## Top
module Top(clk, rst, Trig, Echo, distance, sel);
input clk, rst, Echo;
output Trig;
output [6:0] distance;
output [3:0] sel;
wire [19:0] dis;
wire [1:0] state;
wire clk_1k;
counter_1000 u3(.clk(clk), .rst(rst), .clkout(clk_1k), .statechange(state));
TrigSignal u1(.clk_1m(clk), .rst(rst), .trig(Trig));
PosCounter u2(.clk_1m(clk), .rst(rst), .echo(Echo), .dis_count(dis));
Showdigit u4(.in(dis),.LED_activating_counter(state),.out1(distance[6:0]),.out2(sel[3:0]));
endmodule  
Size in the first run: about 4000 cells after synthesis.
export LEC_CHECK = 0
export CAP_MARGIN = 35
export CORE_MARGIN = 2
export CORE_UTILIZATION = 72
export CTS_CLUSTER_DIAMETER = 238
export HOLD_SLACK_MARGIN = -0.1
export PLACE_DENSITY = 0.91
export SLEW_MARGIN = 20
export TNS_END_PERCENT = 40
create_clock -name core_clock -period 740.0 [get_ports {clk}]
run.sh (not shown) runs the stock make flow with config.mk's settings and CLKGATE_MAP_FILE=.
The starting point went through all stages and came out clean.
Next try:
==> flow/config.mk (replaced) <==
export PLATFORM = sky130hd
export DESIGN_NAME = Top
export DESIGN_NICKNAME = Top
export VERILOG_FILES = /design/flow/design.v
export SDC_FILE = /design/flow/constraint.sdc
export NUM_CORES = 4
export LEC_CHECK = 0
export CAP_MARGIN = 20
export CORE_MARGIN = 2
export CORE_UTILIZATION = 40
export PLACE_DENSITY = 0.6
export SETUP_SLACK_MARGIN = -2.0
export SLEW_MARGIN = 20
==> flow/constraint.sdc (replaced) <==
create_clock -name core_clock -period 293.0 [get_ports {clk}]
set_input_delay 58.6000 -clock core_clock [delete_from_list [all_inputs] [get_ports {clk}]]
set_output_delay 58.6000 -clock core_clock [all_outputs]
set_load 0.01 [all_outputs]
=> The new run completed without violations. Area after synthesis does not change. Count of clock-buffer cells in the layout falls by 2. Utilization drops by 32 points. Global-route usage drops by 14 points. Cell count increases by about 9%. Sequential cell count is unchanged. Sequential share of layout area goes down by 0.12 points. Die area grows by 78%. Worst hold slack hardly moves. Cell area grows by about 2%.
Next try:
--- a/flow/config.mk
+++ b/flow/config.mk
@@ -9,5 +9,6 @@
 export CORE_MARGIN = 2
-export CORE_UTILIZATION = 40
-export PLACE_DENSITY = 0.6
-export SETUP_SLACK_MARGIN = -2.0
+export CORE_UTILIZATION = 72
+export CTS_CLUSTER_DIAMETER = 41
+export HOLD_SLACK_MARGIN = -0.1
 export SLEW_MARGIN = 20
+export TNS_END_PERCENT = 40
==> flow/constraint.sdc (replaced) <==
create_clock -name core_clock -period 756.0 [get_ports {clk}]
set_input_delay 151.2000 -clock core_clock [delete_from_list [all_inputs] [get_ports {clk}]]
set_output_delay 151.2000 -clock core_clock [all_outputs]
set_load 0.01 [all_outputs]
=> The new run produced a clean layout; setup slack gets better by 370 ns; worst hold slack gets better by 0.019 ns; sequential share of layout area grows by 0.12 points; cell count shrinks by 8.7%; via count grows by 6.7%; synthesized cell count is unchanged; area after synthesis is unchanged; count of clock-buffer cells in the layout grows by 1.
Next try:
--- a/flow/config.mk
+++ b/flow/config.mk
@@ -7,8 +7,8 @@
 export LEC_CHECK = 0
-export CAP_MARGIN = 20
+export ABC_AREA = 1
+export CAP_MARGIN = 40
 export CORE_MARGIN = 2
 export CORE_UTILIZATION = 72
-export CTS_CLUSTER_DIAMETER = 41
-export HOLD_SLACK_MARGIN = -0.1
+export CTS_CLUSTER_SIZE = 13
+export PLACE_DENSITY_LB_ADDON = 0.28
 export SLEW_MARGIN = 20
-export TNS_END_PERCENT = 40
==> flow/constraint.sdc (replaced) <==
create_clock -name core_clock -period 163.0 [get_ports {clk}]
set_input_delay 32.6000 -clock core_clock [delete_from_list [all_inputs] [get_ports {clk}]]
set_output_delay 32.6000 -clock core_clock [all_outputs]
set_load 0.01 [all_outputs]
After rerunning: The new run went through all stages and came out clean; sequential share of layout area shrinks by 0.77 points; cell count went up by 29%; cell area climbs by about 14%; die area grows by about 14%.

---

Starting RTL as in the previous note.
clock: 903.0 ns
lec_check: 0
abc_area: 1
cap_margin: 20
core_margin: 2
core_utilization: 68
cts_cluster_diameter: 374
cts_cluster_size: 39
place_density: 0.6
slew_margin: 20
Then changed:
CORE_UTILIZATION = 71   (was 68)
CTS_CLUSTER_DIAMETER = not set   (was 374)
CTS_CLUSTER_SIZE = not set   (was 39)
PLACE_DENSITY = not set   (was 0.6)
PLACE_DENSITY_LB_ADDON = 0.17   (was not set)
clock period = 166.0 ns   (was 903.0 ns; I/O delays follow)
Outcome: Routed wire length fell by 4.2%. Sequential share of layout area hardly moves. Setup slack is worse by 590 ns. Register-to-register slack gets worse by 740 ns. Final area is about the same.
Then changed:
ABC_AREA = not set   (was 1)
CORE_ASPECT_RATIO = 0.9   (was not set)
CORE_UTILIZATION = 40   (was 71)
CTS_CLUSTER_DIAMETER = 170   (was not set)
CTS_CLUSTER_SIZE = 43   (was not set)
PLACE_DENSITY = 0.6   (was not set)
PLACE_DENSITY_LB_ADDON = not set   (was 0.17)
clock period = 1000.0 ns   (was 166.0 ns; I/O delays follow)
=> The changed run finished clean; routed wire length came out higher by a few percent; cell area came out lower by roughly a tenth; die size came out higher by well over a third; critical path depth came out lower by 67; worst hold slack gains 0.014 ns.
Then changed:
CAP_MARGIN = 10   (was 20)
CELL_PAD_IN_SITES_DETAIL_PLACEMENT = 0   (was not set)
CELL_PAD_IN_SITES_GLOBAL_PLACEMENT = 3   (was not set)
CORE_ASPECT_RATIO = 0.87   (was 0.9)
CORE_UTILIZATION = 61   (was 40)
CTS_CLUSTER_DIAMETER = not set   (was 170)
CTS_CLUSTER_SIZE = not set   (was 43)
GPL_TIMING_DRIVEN = 0   (was not set)
HOLD_SLACK_MARGIN = 0.19   (was not set)
MAX_ROUTING_LAYER = met4   (was not set)
SLEW_MARGIN = 15   (was 20)
The new run did not get past global placement without I/O with GPL-0301.
Synthesized cell count stays the same.
Die area drops by a quarter to a third.
Synthesized area does not change.
Then changed:
CAP_MARGIN = 20   (was 10)
CELL_PAD_IN_SITES_DETAIL_PLACEMENT = not set   (was 0)
CELL_PAD_IN_SITES_GLOBAL_PLACEMENT = not set   (was 3)
CORE_ASPECT_RATIO = 1.74   (was 0.87)
CORE_MARGIN = 9   (was 2)
CORE_UTILIZATION = 72   (was 61)
CTS_CLUSTER_DIAMETER = 382   (was not set)
CTS_CLUSTER_SIZE = 98   (was not set)
GPL_TIMING_DRIVEN = not set   (was 0)
HOLD_SLACK_MARGIN = not set   (was 0.19)
MAX_ROUTING_LAYER = not set   (was met4)
PLACE_DENSITY = 0.36   (was 0.6)
SLEW_MARGIN = 20   (was 15)
TNS_END_PERCENT = 15   (was not set)
The changed run completed with no timing, DRC or antenna violations.
Synthesized cell count is unchanged.
Synthesized area stays the same.
Die size went down by 2.2%.
Then changed:
SLEW_MARGIN = 5   (was 20)
Result:
- The changed run finished clean
- critical path depth drops by 1
- core utilization is about the same
- wire length hardly moves
- final cell count stays flat
- via count hardly moves

---

The RTL this note starts from:
==> flow/design.v <==
module counter_1000(clk,rst,clkout,statechange);
input clk,rst;
output clkout;
output [1:0] statechange;
reg clkout;
reg [9:0] flag1;
reg [1:0] statechange;
always @(posedge clk) 
begin   
    if(rst)
        begin
            flag1<=0;
            clkout<=1'b1;
        end
	else if(flag1<500) 
		begin
			flag1<=flag1+1;
			clkout<=1'b1;
		end 
	else if(flag1<1000)
		begin
			flag1<=flag1+1;
			clkout<=1'b0;
        end
    else if(flag1==1000)
        begin
            flag1<=0;
            clkout<=1'b1;
		end
end
always @(posedge clk)
begin 
    if(rst)
        statechange <= 0;
    else if(flag1==1000)
    begin
        if(statechange<3)
            statechange <= statechange + 1;
        else
            statechange <= 0;
    end
end
endmodule
module TrigSignal(clk_1m,rst,trig);
input clk_1m,rst;
output trig;
reg trig;
reg [16:0]flag1;
always @(posedge clk_1m) 
begin   
    if(rst)
        begin
            flag1<=0;
            trig<=1'b0;
        end
	else if(flag1<15) 
		begin
			flag1<=flag1+1;
			trig<=1'b1;
		end 
	else if(flag1<100000)
		begin
			flag1<=flag1+1;
			trig<=1'b0;
        end
    else if(flag1==100000)
        begin
            flag1<=0;
            trig<=1'b0;
		end
end
endmodule 
module PosCounter(clk_1m,rst,echo,dis_count);
input clk_1m,rst,echo;
output [19:0] dis_count;
reg [19:0] dis_count;
reg [19:0] count;
reg [19:0] countfinal;
always@(posedge clk_1m)
begin 
    if(rst)
    begin
        dis_count <= 0;
        count <= 0;
        countfinal <= 0;
    end
    else if(echo == 1'b1)
    begin
        count <= count+1;
        countfinal <= count;
    end
    else 
    begin
        dis_count <= countfinal *120 >> 6;
        count <= 0;
    end
end 
endmodule  
module Showdigit(in,LED_activating_counter,out1,out2);
input [19:0] in;
input [1:0] LED_activating_counter;
output reg [6:0] out1;
output reg [3:0] out2;
reg [3:0] outnumber;
always @(*)
begin
    case(LED_activating_counter)
    2'b00: 
    begin
        out2 = 4'b0111; 
        outnumber = (in / 10000)%10; 
    end
    2'b01: 
    begin
        out2 = 4'b1011; 
        outnumber = (in / 1000)%10; 
    end
    2'b10: 
    begin
        out2 = 4'b1101; 
        outnumber = ((in / 100)%10); 
    end
    2'b11: 
    begin
        out2 = 4'b1110; 
        outnumber = ((in / 10)%10); 
    end
    default: begin out2 = 4'b1111; outnumber = 4'b0000; end
    endcase
end
always@(*)
begin
    case(outnumber)
    4'b0000: out1 = 7'b0000001;  
    4'b0001: out1 = 7'b1001111;  
    4'b0010: out1 = 7'b0010010;  
    4'b0011: out1 = 7'b0000110;  
    4'b0100: out1 = 7'b1001100;  
    4'b0101: out1 = 7'b0100100;  
    4'b0110: out1 = 7'b0100000;  
    4'b0111: out1 = 7'b0001111;  
    4'b1000: out1 = 7'b0000000;  
    4'b1001: out1 = 7'b0000100;  
    default: out1 = 7'b0000001;  
    endcase
end
endmodule  
module Top(clk, rst, Trig, Echo, distance, sel);
input clk, rst, Echo;
output Trig;
output [6:0] distance;
output [3:0] sel;
wire [19:0] dis;
wire [1:0] state;
wire clk_1k;
counter_1000 u3(.clk(clk), .rst(rst), .clkout(clk_1k), .statechange(state));
TrigSignal u1(.clk_1m(clk), .rst(rst), .trig(Trig));
PosCounter u2(.clk_1m(clk), .rst(rst), .echo(Echo), .dis_count(dis));
Showdigit u4(.in(dis),.LED_activating_counter(state),.out1(distance[6:0]),.out2(sel[3:0]));
endmodule  
export LEC_CHECK = 0
export CAP_MARGIN = 35
export CORE_MARGIN = 2
export CORE_UTILIZATION = 72
export CTS_CLUSTER_DIAMETER = 41
export HOLD_SLACK_MARGIN = -0.1
export MAX_ROUTING_LAYER = met4
export PLACE_DENSITY = 0.91
export SLEW_MARGIN = 20
export TNS_END_PERCENT = 40
create_clock -name core_clock -period 704.0 [get_ports {clk}]
Change:
==> flow/config.mk (replaced) <==
export PLATFORM = sky130hd
export DESIGN_NAME = Top
export DESIGN_NICKNAME = Top
export VERILOG_FILES = /design/flow/design.v
export SDC_FILE = /design/flow/constraint.sdc
export NUM_CORES = 4
export LEC_CHECK = 0
export ABC_AREA = 1
export CAP_MARGIN = 40
export CORE_MARGIN = 2
export CORE_UTILIZATION = 72
export CTS_CLUSTER_SIZE = 13
export HOLD_SLACK_MARGIN = 0.29
export PLACE_DENSITY_LB_ADDON = 0.28
export SLEW_MARGIN = 20
==> flow/constraint.sdc (replaced) <==
create_clock -name core_clock -period 163.0 [get_ports {clk}]
set_input_delay 32.6000 -clock core_clock [delete_from_list [all_inputs] [get_ports {clk}]]
set_output_delay 32.6000 -clock core_clock [all_outputs]
set_load 0.01 [all_outputs]
Result:
- hold slack is worse by 0.018 ns
- via count goes up by a few percent
- non-clock buffer count goes down by 21
- setup slack is worse by 410 ns
- routed wire length goes down slightly
- global-route usage goes down by 5.0 points
Change:
==> flow/config.mk (replaced) <==
export PLATFORM = sky130hd
export DESIGN_NAME = Top
export DESIGN_NICKNAME = Top
export VERILOG_FILES = /design/flow/design.v
export SDC_FILE = /design/flow/constraint.sdc
export NUM_CORES = 4
export LEC_CHECK = 0
export ABC_AREA = 1
export CAP_MARGIN = 10
export CORE_ASPECT_RATIO = 0.85
export CORE_MARGIN = 2
export CORE_UTILIZATION = 72
export CTS_CLUSTER_DIAMETER = 272
export CTS_CLUSTER_SIZE = 15
export GPL_ROUTABILITY_DRIVEN = 0
export GPL_TIMING_DRIVEN = 1
export HOLD_SLACK_MARGIN = 0.3
export MAX_ROUTING_LAYER = met5
export PLACE_DENSITY_LB_ADDON = 0.24
export SLEW_MARGIN = 35
Effect: The new run finished with timing, DRC and antenna clean. Count of clock-buffer cells in the layout grows by 1. Non-clock buffer count falls by 1. Design area is about the same. Fmax fell by 1.9%. Wire length climbs by 4.5%. Die area barely changes. Core utilization is lower by 0.15 points.
